==> run a: inputs <==
==> flow/design.v <==
`timescale 1ns / 1ps
module SelectionOfAvatar(
	input [1:0] mode,
	input [5:0] userID,
	input [1:0] candidate,  
	input CLK,
	input rst,  
	output reg [1:0] ballotBoxId,
	output reg [5:0] numberOfRegisteredVoters,
	output reg [5:0] numberOfVotesWinner,  
	output reg [1:0] WinnerId,
	output reg AlreadyRegistered,
	output reg AlreadyVoted,
	output reg NotRegistered,
	output reg VotingHasNotStarted,
	output reg RegistrationHasEnded
	);
    reg [5:0] registered [0:63];
    reg [5:0] voted [0:63];
    integer i, clock, registeredNum, votedNum;
    integer airV, fireV, waterV, earthV;
	always @(posedge CLK)
	begin
	if (rst) begin
        clock = 0;
		registeredNum = 0;
		votedNum = 0;
		airV = 0;
		fireV = 0;
		waterV = 0;
		earthV = 0;
		for(i=0; i<64; i = i+1) begin
            registered[i]=6'b000000;
            voted[i]=6'b000000;
        end
        ballotBoxId =0;
        numberOfRegisteredVoters=0;
        numberOfVotesWinner=0;
        WinnerId=0;
        AlreadyRegistered=0;
        AlreadyVoted=0;
        NotRegistered=0;
        VotingHasNotStarted=0;
        RegistrationHasEnded=0;
	end
	else begin
		clock=clock+1;
        ballotBoxId =0;
        numberOfRegisteredVoters=0;
        numberOfVotesWinner=0;
        WinnerId=0;
        AlreadyRegistered=0;
        AlreadyVoted=0;
        NotRegistered=0;
        VotingHasNotStarted=0;
        RegistrationHasEnded=0;
        if(clock<=100) begin
            ballotBoxId=userID[5:4];
            if(mode==1) begin
                VotingHasNotStarted=1;
            end
            if(mode==0) begin
                if(registered[userID]==0) begin
                    registered[userID]=1;
                    ballotBoxId=userID[5:4];
                    registeredNum=registeredNum+1;
                end
                else begin 
                    AlreadyRegistered=1;
                    ballotBoxId=userID[5:4];
                end
            end
            numberOfRegisteredVoters=registeredNum;
        end
        else if(clock<=200) begin
            ballotBoxId=userID[5:4];
            numberOfRegisteredVoters=registeredNum;
            if(mode==0) begin
                RegistrationHasEnded=1;
            end
            if(mode==1) begin
                if(registered[userID]==1) begin
                    if(voted[userID]==0)begin
                        voted[userID]=1;
                        if(candidate==0)begin
                            airV=airV+1;
                        end
                        if(candidate==1)begin
                            fireV=fireV+1;
                        end
                        if(candidate==2)begin
                            waterV=waterV+1;
                        end
                        if(candidate==3)begin
                            earthV=earthV+1;
                        end
                    end 
                    else begin
                        AlreadyVoted=1;
                    end   
                end
                else begin
                    NotRegistered=1;
                end
            end    
        end
        else if(clock>200) begin
            numberOfRegisteredVoters=registeredNum;
            numberOfVotesWinner=airV;
            WinnerId=2'b0;
            if (fireV > numberOfVotesWinner) begin
				numberOfVotesWinner = fireV;
				WinnerId = 2'b01;
			end
			if (waterV > numberOfVotesWinner) begin
				numberOfVotesWinner = waterV;
				WinnerId = 2'b10;
			end
			if (earthV> numberOfVotesWinner) begin
				numberOfVotesWinner = earthV;
				WinnerId = 2'b11;
			end
        end
	end
	end
endmodule
==> flow/run.sh <==
#!/bin/bash
# the make line also repeats each setting of config.mk as NAME=value (left out here)
make -C /OpenROAD-flow-scripts/flow DESIGN_CONFIG=/design/flow/config.mk WORK_HOME=/design/flow/orfs CLKGATE_MAP_FILE= finish
==> flow/config.mk <==
export PLATFORM = sky130hd
export DESIGN_NAME = SelectionOfAvatar
export DESIGN_NICKNAME = SelectionOfAvatar
export VERILOG_FILES = /design/flow/design.v
export SDC_FILE = /design/flow/constraint.sdc
export NUM_CORES = 4
export LEC_CHECK = 0
export CAP_MARGIN = 20
export CORE_MARGIN = 2
export CORE_UTILIZATION = 45
export SLEW_MARGIN = 20
==> flow/constraint.sdc <==
create_clock -name core_clock -period 5.71 [get_ports {CLK}]
set_input_delay 1.1420 -clock core_clock [delete_from_list [all_inputs] [get_ports {CLK}]]
set_output_delay 1.1420 -clock core_clock [all_outputs]
set_load 0.01 [all_outputs]
==> inputs of run b, as changes to run a <==
--- a/flow/config.mk
+++ b/flow/config.mk
@@ -5,7 +5,20 @@
 export SDC_FILE = /design/flow/constraint.sdc
 export NUM_CORES = 4
 export LEC_CHECK = 0
+export ABC_AREA = 1
 export CAP_MARGIN = 20
+export CELL_PAD_IN_SITES_DETAIL_PLACEMENT = 1
+export CELL_PAD_IN_SITES_GLOBAL_PLACEMENT = 2
+export CORE_ASPECT_RATIO = 1.23
 export CORE_MARGIN = 2
-export CORE_UTILIZATION = 45
+export CORE_UTILIZATION = 51
+export CTS_CLUSTER_DIAMETER = 97
+export CTS_CLUSTER_SIZE = 36
+export GPL_ROUTABILITY_DRIVEN = 1
+export GPL_TIMING_DRIVEN = 1
+export MAX_ROUTING_LAYER = met4
+export MIN_ROUTING_LAYER = met2
+export PLACE_DENSITY_LB_ADDON = 0.17
+export SETUP_SLACK_MARGIN = 1.31
 export SLEW_MARGIN = 20
+export TNS_END_PERCENT = 10
==> flow/constraint.sdc (replaced) <==
create_clock -name core_clock -period 5.8 [get_ports {CLK}]
set_input_delay 1.1600 -clock core_clock [delete_from_list [all_inputs] [get_ports {CLK}]]
set_output_delay 1.1600 -clock core_clock [all_outputs]
set_load 0.01 [all_outputs]
==> impl_metrics.xml <==
<?xml version="1.0" encoding="UTF-8"?>
<metrics>
  <group name="run_status">
    <metric name="flow.stopped_at" unit="">global placement without I/O</metric>
    <metric name="run_status" unit="">did not finish</metric>
    <metric name="tool.error" unit="">[ERROR FLW-0024] Place density exceeds 1.0 (current PLACE_DENSITY_LB_ADDON =  0.17). Please check if the value of  PLACE_DENSITY_LB_ADDON is between 0 and 0.99.</metric>
  </group>
  <group name="floorplanning">
    <metric name="dieHeight" unit="um">199</metric>
    <metric name="fp.dieArea" unit="sq um">32300</metric>
    <metric name="core_area" unit="sq um">30500</metric>
  </group>
  <group name="yosys">
    <metric name="ys_top_cells_by_count" unit="">sky130_fd_sc_hd__nand2_1, sky130_fd_sc_hd__dfxtp_1, sky130_fd_sc_hd__nor2_1, sky130_fd_sc_hd__inv_1, sky130_fd_sc_hd__a21oi_1</metric>
    <metric name="synth.avg_cell_area" unit="sq um">6.50</metric>
    <metric name="yosysSeqAreaShare" unit="">0.368</metric>
    <metric name="post-synth-top-count-cell" unit="">sky130_fd_sc_hd__nand2_1</metric>
    <metric name="synth-area-yosys" unit="sq um">15700</metric>
    <metric name="top_cells_by_area" unit="">sky130_fd_sc_hd__dfxtp_1, sky130_fd_sc_hd__nand2_1, sky130_fd_sc_hd__nor2_1</metric>
    <metric name="area_share_of_the_leading_cell_type_in_the_synthesized_netlist" unit="">0.368</metric>
  </group>
</metrics>
-- figures above: run b

==> impl_metrics.xml <==
<?xml version="1.0" encoding="UTF-8"?>
<metrics>
  <group name="power">
    <metric name="power.total" unit="W">0.00459</metric>
  </group>
  <group name="cells_and_area">
    <metric name="layout.area.comb" unit="sq um">8350</metric>
  </group>
  <group name="yosys">
    <metric name="ys_top_cells_by_count" unit="">sky130_fd_sc_hd__dfxtp_1, sky130_fd_sc_hd__nand2_1, sky130_fd_sc_hd__nor2_1, sky130_fd_sc_hd__clkbuf_1, sky130_fd_sc_hd__nand3_1</metric>
    <metric name="synth-area-yosys" unit="sq um">15000</metric>
    <metric name="yosysSeqAreaShare" unit="">0.386</metric>
    <metric name="post_synth_ao_oa_area_fraction" unit="">0.204</metric>
    <metric name="area_share_of_the_leading_cell_type_in_the_synthesized_netlist" unit="">0.386</metric>
    <metric name="synth.avg_cell_area" unit="sq um">8.47</metric>
    <metric name="top_cells_by_area" unit="">sky130_fd_sc_hd__dfxtp_1, sky130_fd_sc_hd__nand2_1, sky130_fd_sc_hd__o2bb2ai_1</metric>
  </group>
  <group name="timing">
    <metric name="worst-slew-pin-transition" unit="ns">1.07</metric>
  </group>
  <group name="floorplanning">
    <metric name="core_area" unit="sq um">32600</metric>
    <metric name="dieHeight" unit="um">186</metric>
  </group>
  <group name="run_status">
    <metric name="run_status" unit="">timing/DRC/antenna clean</metric>
  </group>
  <group name="setup_path">
    <metric name="max_stage_delay" unit="ns">0.84</metric>
  </group>
</metrics>
-- figures above: run a

Power is estimated from default activity; no workload was simulated.
